==> run a: inputs <==
## processor
module processor(clk,rst,ld,kernel,o_img_re,o_img_addr,i_img_data,
                 o_out_we,o_out_addr,o_out_data,o_complete);
input clk,rst,ld;
input [143:0] kernel;
output o_img_re;
output [16:0] o_img_addr;
input [7:0] i_img_data;
output o_out_we;
output [15:0] o_out_addr;
output [7:0] o_out_data;
output o_complete;
wire pc_ctrl_sig;
wire [31:0] new_pc,o_pc,o_instr;
wire [36:0] WB_DATA;
wire wb_en;
wire [2:0] o_ctrl_alu;
wire o_bse,o_rd_ctrl,o_en;
wire [5:0] o_funct;
wire [4:0] o_shift_amt;
wire [31:0] o_a,o_b,o_b_ex,o_se,o_aluout_ex,o_mem_data,o_aluout_mem;
wire [4:0] o_rd,o_rd_ex,o_rd_mem;
wire [2:0] o_ctrl_mux,o_ctrl_mux_ex;
wire complete;
assign o_complete = complete;
IF    instruction_fetch(clk,rst,ld,kernel,new_pc,pc_ctrl_sig,o_pc,o_instr,complete);
ID    instruction_decode(clk,rst,ld,wb_en,WB_DATA[36:32],WB_DATA[31:0],o_pc,o_instr,o_ctrl_alu,o_bse,o_funct,o_shift_amt,o_a,o_b,o_se,o_rd,o_ctrl_mux,new_pc,pc_ctrl_sig);
EX    execute(clk,rst,ld,o_ctrl_alu,o_bse,o_funct,o_shift_amt,o_a,o_b,o_se,o_rd,o_ctrl_mux,o_ctrl_mux_ex,o_aluout_ex,o_b_ex,o_rd_ex);
ME    memory (clk,rst,ld,o_ctrl_mux_ex,o_aluout_ex,o_rd_ex,o_img_re,o_img_addr,i_img_data,o_rd_ctrl,o_en,o_mem_data,o_aluout_mem,o_rd_mem);
MW    mem_write(o_ctrl_mux_ex,o_aluout_ex,o_b_ex,complete,o_out_we,o_out_addr,o_out_data);
WB    wirte_back(o_rd_ctrl,o_en,o_mem_data,o_aluout_mem,o_rd_mem,WB_DATA,wb_en);
endmodule
make LEC_CHECK=0 ABC_AREA=1 CAP_MARGIN=15 CELL_PAD_IN_SITES_DETAIL_PLACEMENT=2 CELL_PAD_IN_SITES_GLOBAL_PLACEMENT=3 CORE_MARGIN=2 CORE_UTILIZATION=67 GPL_TIMING_DRIVEN=0 MAX_ROUTING_LAYER=met5 MIN_ROUTING_LAYER=met2 PLACE_DENSITY_LB_ADDON=0.17 SETUP_SLACK_MARGIN=0.99 SLEW_MARGIN=40 TNS_END_PERCENT=80 finish   # period 11.0 ns
run.sh (not shown) runs the stock make flow with config.mk's settings and CLKGATE_MAP_FILE=.
==> run b: changes against run a <==
==> flow/config.mk (replaced) <==
export PLATFORM = sky130hd
export DESIGN_NAME = processor
export DESIGN_NICKNAME = processor
export VERILOG_FILES = /design/flow/design.v
export SDC_FILE = /design/flow/constraint.sdc
export NUM_CORES = 4
export LEC_CHECK = 0
export CAP_MARGIN = 20
export CORE_MARGIN = 2
export CORE_UTILIZATION = 40
export SLEW_MARGIN = 20
==> flow/constraint.sdc (replaced) <==
create_clock -name core_clock -period 11.9 [get_ports {clk}]
set_input_delay 2.3800 -clock core_clock [delete_from_list [all_inputs] [get_ports {clk}]]
set_output_delay 2.3800 -clock core_clock [all_outputs]
set_load 0.01 [all_outputs]
==> results <==
Outcome: run b complete, no violations; run a did not finish
Failing step: run b -; run a 3_1_place_gp_skip_io
Area of the synthesized netlist per yosys stat: run b 89300 sq um; run a 97300 sq um
Instance count of the mapped netlist: run b 7279; run a 12.2k
Distinct lib cells used: run b 102; run a 66
Avg Synthesized Cell Area: run b 12.3 sq um; run a 7.98 sq um
Standard-cell rows: run b 173; run a 139
Post-synthesis share of cell area spent on and-or and or-and gates: run b 10.2%; run a 9.85%
Seq share, synth: run b 45.5%; run a 42.5%
Area of the placeable core: run b 222000 sq um; run a 144000 sq um
Count of flip-flops with a built-in enable after synthesis: run b 1144; run a 1168
Multiplexer area fraction after synthesis: run b 16.2%; run a 0.226%
Synth top area share: run b 38.5%; run a 36.0%
Area enclosed by the die boundary: run b 227000 sq um; run a 148000 sq um
Cell total in the yosys stat output: run b 7279; run a 12.2k
Most frequent cell after synthesis: run b sky130_fd_sc_hd__edfxtp_1; run a sky130_fd_sc_hd__nand2_1
Initial Util: run b 40.2%; run a 67.7%
Summed instance area of the synthesized netlist: run b 89300 sq um; run a 97300 sq um
Flops & latches, synth: run b 1457; run a 1481
Vertical die dimension: run b 476 um; run a 385 um


==> 07-24 <==
processor again, from the RTL that the note above started with.
## processor
module processor(clk,rst,ld,kernel,o_img_re,o_img_addr,i_img_data,
                 o_out_we,o_out_addr,o_out_data,o_complete);
input clk,rst,ld;
input [143:0] kernel;
output o_img_re;
output [16:0] o_img_addr;
input [7:0] i_img_data;
output o_out_we;
output [15:0] o_out_addr;
output [7:0] o_out_data;
output o_complete;
wire pc_ctrl_sig;
wire [31:0] new_pc,o_pc,o_instr;
wire [36:0] WB_DATA;
wire wb_en;
wire [2:0] o_ctrl_alu;
wire o_bse,o_rd_ctrl,o_en;
wire [5:0] o_funct;
wire [4:0] o_shift_amt;
wire [31:0] o_a,o_b,o_b_ex,o_se,o_aluout_ex,o_mem_data,o_aluout_mem;
wire [4:0] o_rd,o_rd_ex,o_rd_mem;
wire [2:0] o_ctrl_mux,o_ctrl_mux_ex;
wire complete;
assign o_complete = complete;
IF    instruction_fetch(clk,rst,ld,kernel,new_pc,pc_ctrl_sig,o_pc,o_instr,complete);
ID    instruction_decode(clk,rst,ld,wb_en,WB_DATA[36:32],WB_DATA[31:0],o_pc,o_instr,o_ctrl_alu,o_bse,o_funct,o_shift_amt,o_a,o_b,o_se,o_rd,o_ctrl_mux,new_pc,pc_ctrl_sig);
EX    execute(clk,rst,ld,o_ctrl_alu,o_bse,o_funct,o_shift_amt,o_a,o_b,o_se,o_rd,o_ctrl_mux,o_ctrl_mux_ex,o_aluout_ex,o_b_ex,o_rd_ex);
ME    memory (clk,rst,ld,o_ctrl_mux_ex,o_aluout_ex,o_rd_ex,o_img_re,o_img_addr,i_img_data,o_rd_ctrl,o_en,o_mem_data,o_aluout_mem,o_rd_mem);
MW    mem_write(o_ctrl_mux_ex,o_aluout_ex,o_b_ex,complete,o_out_we,o_out_addr,o_out_data);
WB    wirte_back(o_rd_ctrl,o_en,o_mem_data,o_aluout_mem,o_rd_mem,WB_DATA,wb_en);
endmodule
export LEC_CHECK = 0
export CAP_MARGIN = 20
export CORE_MARGIN = 2
export CORE_UTILIZATION = 72
export CTS_CLUSTER_DIAMETER = 389
export CTS_CLUSTER_SIZE = 99
export PLACE_DENSITY_LB_ADDON = 0.02
export SETUP_SLACK_MARGIN = 0.73
export SLEW_MARGIN = 20
export TNS_END_PERCENT = 5
create_clock -name core_clock -period 5.1 [get_ports {clk}]
==> inputs of 04-26, as changes to 07-24 <==
- CORE_UTILIZATION: 72 -> 39
- CTS_CLUSTER_DIAMETER: 389 -> not set
- CTS_CLUSTER_SIZE: 99 -> not set
- PLACE_DENSITY_LB_ADDON: 0.02 -> not set
- SETUP_SLACK_MARGIN: 0.73 -> not set
- TNS_END_PERCENT: 5 -> not set
==> flow/constraint.sdc (replaced) <==
create_clock -name core_clock -period 13.3 [get_ports {clk}]
set_input_delay 2.6600 -clock core_clock [delete_from_list [all_inputs] [get_ports {clk}]]
set_output_delay 2.6600 -clock core_clock [all_outputs]
set_load 0.01 [all_outputs]
==> inputs of 03-11, as changes to 07-24 <==
- CAP_MARGIN: 20 -> 0
- CELL_PAD_IN_SITES_GLOBAL_PLACEMENT: not set -> 1
- CORE_UTILIZATION: 72 -> 39
- CTS_CLUSTER_DIAMETER: 389 -> 310
- CTS_CLUSTER_SIZE: 99 -> 14
- GPL_ROUTABILITY_DRIVEN: not set -> 0
- GPL_TIMING_DRIVEN: not set -> 0
- HOLD_SLACK_MARGIN: not set -> 0.28
- MAX_ROUTING_LAYER: not set -> met5
- PLACE_DENSITY_LB_ADDON: 0.02 -> not set
- SETUP_SLACK_MARGIN: 0.73 -> not set
- SLEW_MARGIN: 20 -> 40
- TNS_END_PERCENT: 5 -> 60
==> flow/constraint.sdc (replaced) <==
create_clock -name core_clock -period 7.13 [get_ports {clk}]
set_input_delay 1.4260 -clock core_clock [delete_from_list [all_inputs] [get_ports {clk}]]
set_output_delay 1.4260 -clock core_clock [all_outputs]
set_load 0.01 [all_outputs]
==> comparison table <==
metric	04-26	07-24	03-11
Outcome	no timing/DRC/antenna violations	aborted with a tool error	complete, but fails checks
Failing step	-	global routing	-
Layout check failures	-	-	negative setup slack
Width of the chip	482 µm	356 µm	482 µm
Highest-power group	sequential cells	-	sequential cells
Number of buffers other than clock buffers in the final layout	393	-	934
Crit share post-route	66.6%	-	108%
Worst clock skew	0.0634 ns	-	0.144 ns
Core utilization at floorplan	39.2%	72.4%	39.2%
Total area of multi-input combinational cells	0.0464 mm²	-	0.0478 mm²
Worst Path Buf+Inv	5	-	3
CP Launch Type	flip-flop	-	flip-flop
Clock insertion delay at the later pin of the skew report	0.85 ns	-	0.86 ns
Reg-to-reg startpoint	instruction_decode.o_bse	-	instruction_decode.o_a[18]
Number of placed cells counting well taps	10600	9914	11100
Hold crit path type	flip-flop to flip-flop	-	flip-flop to flip-flop
Critical register-to-register path endpoint	execute.o_aluout[30]	-	execute.o_aluout[30]


==> inputs of trial 75 <==
processor again, from the RTL that the note above started with.
// processor
module processor(clk,rst,ld,kernel,o_img_re,o_img_addr,i_img_data,
                 o_out_we,o_out_addr,o_out_data,o_complete);
input clk,rst,ld;
input [143:0] kernel;
output o_img_re;
output [16:0] o_img_addr;
input [7:0] i_img_data;
output o_out_we;
output [15:0] o_out_addr;
output [7:0] o_out_data;
output o_complete;
wire pc_ctrl_sig;
wire [31:0] new_pc,o_pc,o_instr;
wire [36:0] WB_DATA;
wire wb_en;
wire [2:0] o_ctrl_alu;
wire o_bse,o_rd_ctrl,o_en;
wire [5:0] o_funct;
wire [4:0] o_shift_amt;
wire [31:0] o_a,o_b,o_b_ex,o_se,o_aluout_ex,o_mem_data,o_aluout_mem;
wire [4:0] o_rd,o_rd_ex,o_rd_mem;
wire [2:0] o_ctrl_mux,o_ctrl_mux_ex;
wire complete;
assign o_complete = complete;
IF    instruction_fetch(clk,rst,ld,kernel,new_pc,pc_ctrl_sig,o_pc,o_instr,complete);
ID    instruction_decode(clk,rst,ld,wb_en,WB_DATA[36:32],WB_DATA[31:0],o_pc,o_instr,o_ctrl_alu,o_bse,o_funct,o_shift_amt,o_a,o_b,o_se,o_rd,o_ctrl_mux,new_pc,pc_ctrl_sig);
  ...
Settings: LEC_CHECK=0, CAP_MARGIN=5, CORE_MARGIN=2, CORE_UTILIZATION=66, CTS_CLUSTER_SIZE=42, GPL_TIMING_DRIVEN=1, HOLD_SLACK_MARGIN=0.28, MAX_ROUTING_LAYER=met5, SETUP_SLACK_MARGIN=1.55, SLEW_MARGIN=20, TNS_END_PERCENT=75; clock period 5.96 ns.
==> inputs of build 79, as changes to trial 75 <==
- CAP_MARGIN: 5 -> 20
- CORE_UTILIZATION: 66 -> 21
- CTS_CLUSTER_SIZE: 42 -> unset
- GPL_TIMING_DRIVEN: 1 -> unset
- HOLD_SLACK_MARGIN: 0.28 -> unset
- MAX_ROUTING_LAYER: met5 -> unset
- SETUP_SLACK_MARGIN: 1.55 -> unset
- TNS_END_PERCENT: 75 -> unset
==> flow/constraint.sdc (replaced) <==
create_clock -name core_clock -period 17.3 [get_ports {clk}]
set_input_delay 3.4600 -clock core_clock [delete_from_list [all_inputs] [get_ports {clk}]]
set_output_delay 3.4600 -clock core_clock [all_outputs]
set_load 0.01 [all_outputs]
==> inputs of trial 3, as changes to trial 75 <==
- CELL_PAD_IN_SITES_DETAIL_PLACEMENT: unset -> 1
- CELL_PAD_IN_SITES_GLOBAL_PLACEMENT: unset -> 2
- CORE_UTILIZATION: 66 -> 40
- CTS_CLUSTER_SIZE: 42 -> unset
- GPL_TIMING_DRIVEN: 1 -> 0
- HOLD_SLACK_MARGIN: 0.28 -> unset
- MAX_ROUTING_LAYER: met5 -> met4
- MIN_ROUTING_LAYER: unset -> met2
- PLACE_DENSITY: unset -> 0.61
- SETUP_SLACK_MARGIN: 1.55 -> 1.31
- TNS_END_PERCENT: 75 -> unset
==> flow/constraint.sdc (replaced) <==
create_clock -name core_clock -period 5.21 [get_ports {clk}]
set_input_delay 1.0420 -clock core_clock [delete_from_list [all_inputs] [get_ports {clk}]]
set_output_delay 1.0420 -clock core_clock [all_outputs]
set_load 0.01 [all_outputs]
==> Slide: Implementation Results <==
Implementation Results

Outcome
  • Status: did not finish
  • Stopped at: global routing (5_1_grt)
  • Tool error: [ERROR GRT-0116] Global routing finished with congestion. Check the congestion regions in the DRC Viewer.

Floorplan
  • Core box area: 222000 um2
  • Die Area: 227000 um2

Global routing
  • Most Crowded Layer GR: met3
  • Met3 Usage GRT: 93.1%

Placed design
  • Placed Cells: 11.0k
Source of the figures above: trial 3

==> Slide: Implementation Results <==
Physical Implementation Snapshot

Outcome
  • Status: no timing/DRC/antenna violations

Floorplan
  • Core box area: 423000 um2
  • Die Area: 430000 um2

Global routing
  • Most Crowded Layer GR: met2
  • Met3 Usage GRT: 2.37%

Layout
  • Final Cell Area: 105000 um2

Placed design
  • Placed Cells: 13.3k
Source of the figures above: build 79

==> Slide: Implementation Results <==
Implementation Results

Outcome
  • Status: did not finish
  • Stopped at: global routing (5_1_grt)
  • Tool error: [ERROR GRT-0232] Routing congestion too high. Check the congestion heatmap in the GUI.

Floorplan
  • Die Area: 138000 um2
  • Core box area: 134000 um2
  • Site row count: 134

Global routing
  • Met3 Usage GRT: 46.0%
  • Most Crowded Layer GR: met2

Placed design
  • Placed Cells: 9839

Clock tree
  • Clock root cell: clkbuf_16
Source of the figures above: trial 75



==> run D <==
processor again, from the RTL that the note above started with.
Design processor, start of the top module:
module processor(clk,rst,ld,kernel,o_img_re,o_img_addr,i_img_data,
                 o_out_we,o_out_addr,o_out_data,o_complete);
input clk,rst,ld;
input [143:0] kernel;
output o_img_re;
output [16:0] o_img_addr;
input [7:0] i_img_data;
output o_out_we;
output [15:0] o_out_addr;
output [7:0] o_out_data;
output o_complete;
wire pc_ctrl_sig;
wire [31:0] new_pc,o_pc,o_instr;
wire [36:0] WB_DATA;
wire wb_en;
wire [2:0] o_ctrl_alu;
wire o_bse,o_rd_ctrl,o_en;
wire [5:0] o_funct;
wire [4:0] o_shift_amt;
wire [31:0] o_a,o_b,o_b_ex,o_se,o_aluout_ex,o_mem_data,o_aluout_mem;
wire [4:0] o_rd,o_rd_ex,o_rd_mem;
wire [2:0] o_ctrl_mux,o_ctrl_mux_ex;
wire complete;
assign o_complete = complete;
IF    instruction_fetch(clk,rst,ld,kernel,new_pc,pc_ctrl_sig,o_pc,o_instr,complete);
ID    instruction_decode(clk,rst,ld,wb_en,WB_DATA[36:32],WB_DATA[31:0],o_pc,o_instr,o_ctrl_alu,o_bse,o_funct,o_shift_amt,o_a,o_b,o_se,o_rd,o_ctrl_mux,new_pc,pc_ctrl_sig);
EX    execute(clk,rst,ld,o_ctrl_alu,o_bse,o_funct,o_shift_amt,o_a,o_b,o_se,o_rd,o_ctrl_mux,o_ctrl_mux_ex,o_aluout_ex,o_b_ex,o_rd_ex);
ME    memory (clk,rst,ld,o_ctrl_mux_ex,o_aluout_ex,o_rd_ex,o_img_re,o_img_addr,i_img_data,o_rd_ctrl,o_en,o_mem_data,o_aluout_mem,o_rd_mem);
MW    mem_write(o_ctrl_mux_ex,o_aluout_ex,o_b_ex,complete,o_out_we,o_out_addr,o_out_data);
WB    wirte_back(o_rd_ctrl,o_en,o_mem_data,o_aluout_mem,o_rd_mem,WB_DATA,wb_en);
endmodule
==> flow/config.mk <==
export PLATFORM = sky130hd
export DESIGN_NAME = processor
export DESIGN_NICKNAME = processor
export VERILOG_FILES = /design/flow/design.v
export SDC_FILE = /design/flow/constraint.sdc
export NUM_CORES = 4
export LEC_CHECK = 0
export ABC_AREA = 1
export CAP_MARGIN = 40
export CORE_ASPECT_RATIO = 0.5
export CORE_MARGIN = 2
export CORE_UTILIZATION = 72
export CTS_CLUSTER_DIAMETER = 400
export CTS_CLUSTER_SIZE = 99
export HOLD_SLACK_MARGIN = 0.29
export PLACE_DENSITY_LB_ADDON = 0.0
export SETUP_SLACK_MARGIN = 1.67
export SLEW_MARGIN = 20
==> flow/constraint.sdc <==
create_clock -name core_clock -period 5.69 [get_ports {clk}]
set_input_delay 1.1380 -clock core_clock [delete_from_list [all_inputs] [get_ports {clk}]]
set_output_delay 1.1380 -clock core_clock [all_outputs]
set_load 0.01 [all_outputs]
==> run X (differences from run D) <==
==> flow/config.mk (replaced) <==
export PLATFORM = sky130hd
export DESIGN_NAME = processor
export DESIGN_NICKNAME = processor
export VERILOG_FILES = /design/flow/design.v
export SDC_FILE = /design/flow/constraint.sdc
export NUM_CORES = 4
export LEC_CHECK = 0
export CAP_MARGIN = 20
export CORE_MARGIN = 2
export CORE_UTILIZATION = 25
export SLEW_MARGIN = 20
==> flow/constraint.sdc (replaced) <==
create_clock -name core_clock -period 9.18 [get_ports {clk}]
set_input_delay 1.8360 -clock core_clock [delete_from_list [all_inputs] [get_ports {clk}]]
set_output_delay 1.8360 -clock core_clock [all_outputs]
set_load 0.01 [all_outputs]
==> run G (differences from run D) <==
==> flow/config.mk (replaced) <==
export PLATFORM = sky130hd
export DESIGN_NAME = processor
export DESIGN_NICKNAME = processor
export VERILOG_FILES = /design/flow/design.v
export SDC_FILE = /design/flow/constraint.sdc
export NUM_CORES = 4
export LEC_CHECK = 0
export CAP_MARGIN = 20
export CORE_MARGIN = 2
export CORE_UTILIZATION = 68
export CTS_CLUSTER_SIZE = 14
export GPL_TIMING_DRIVEN = 1
export HOLD_SLACK_MARGIN = 0.28
export MAX_ROUTING_LAYER = met5
export SETUP_SLACK_MARGIN = -0.31
export SLEW_MARGIN = 20
export TNS_END_PERCENT = 75
==> flow/constraint.sdc (replaced) <==
create_clock -name core_clock -period 3.64 [get_ports {clk}]
set_input_delay 0.7280 -clock core_clock [delete_from_list [all_inputs] [get_ports {clk}]]
set_output_delay 0.7280 -clock core_clock [all_outputs]
set_load 0.01 [all_outputs]
==> results <==
Run X finished with timing, DRC and antenna clean. Run G failed in 5_1_grt on GRT-0116. Run D failed in 5_1_grt.
Synthesized area: run D is higher than run X (about 9%).
Of run G and run D, run D has the higher die size (gap about 3%, measured against run D).
Synthesized cell count is the same in run G and run X.
Power figures rest on the tool's default switching activity, not on a simulated workload.
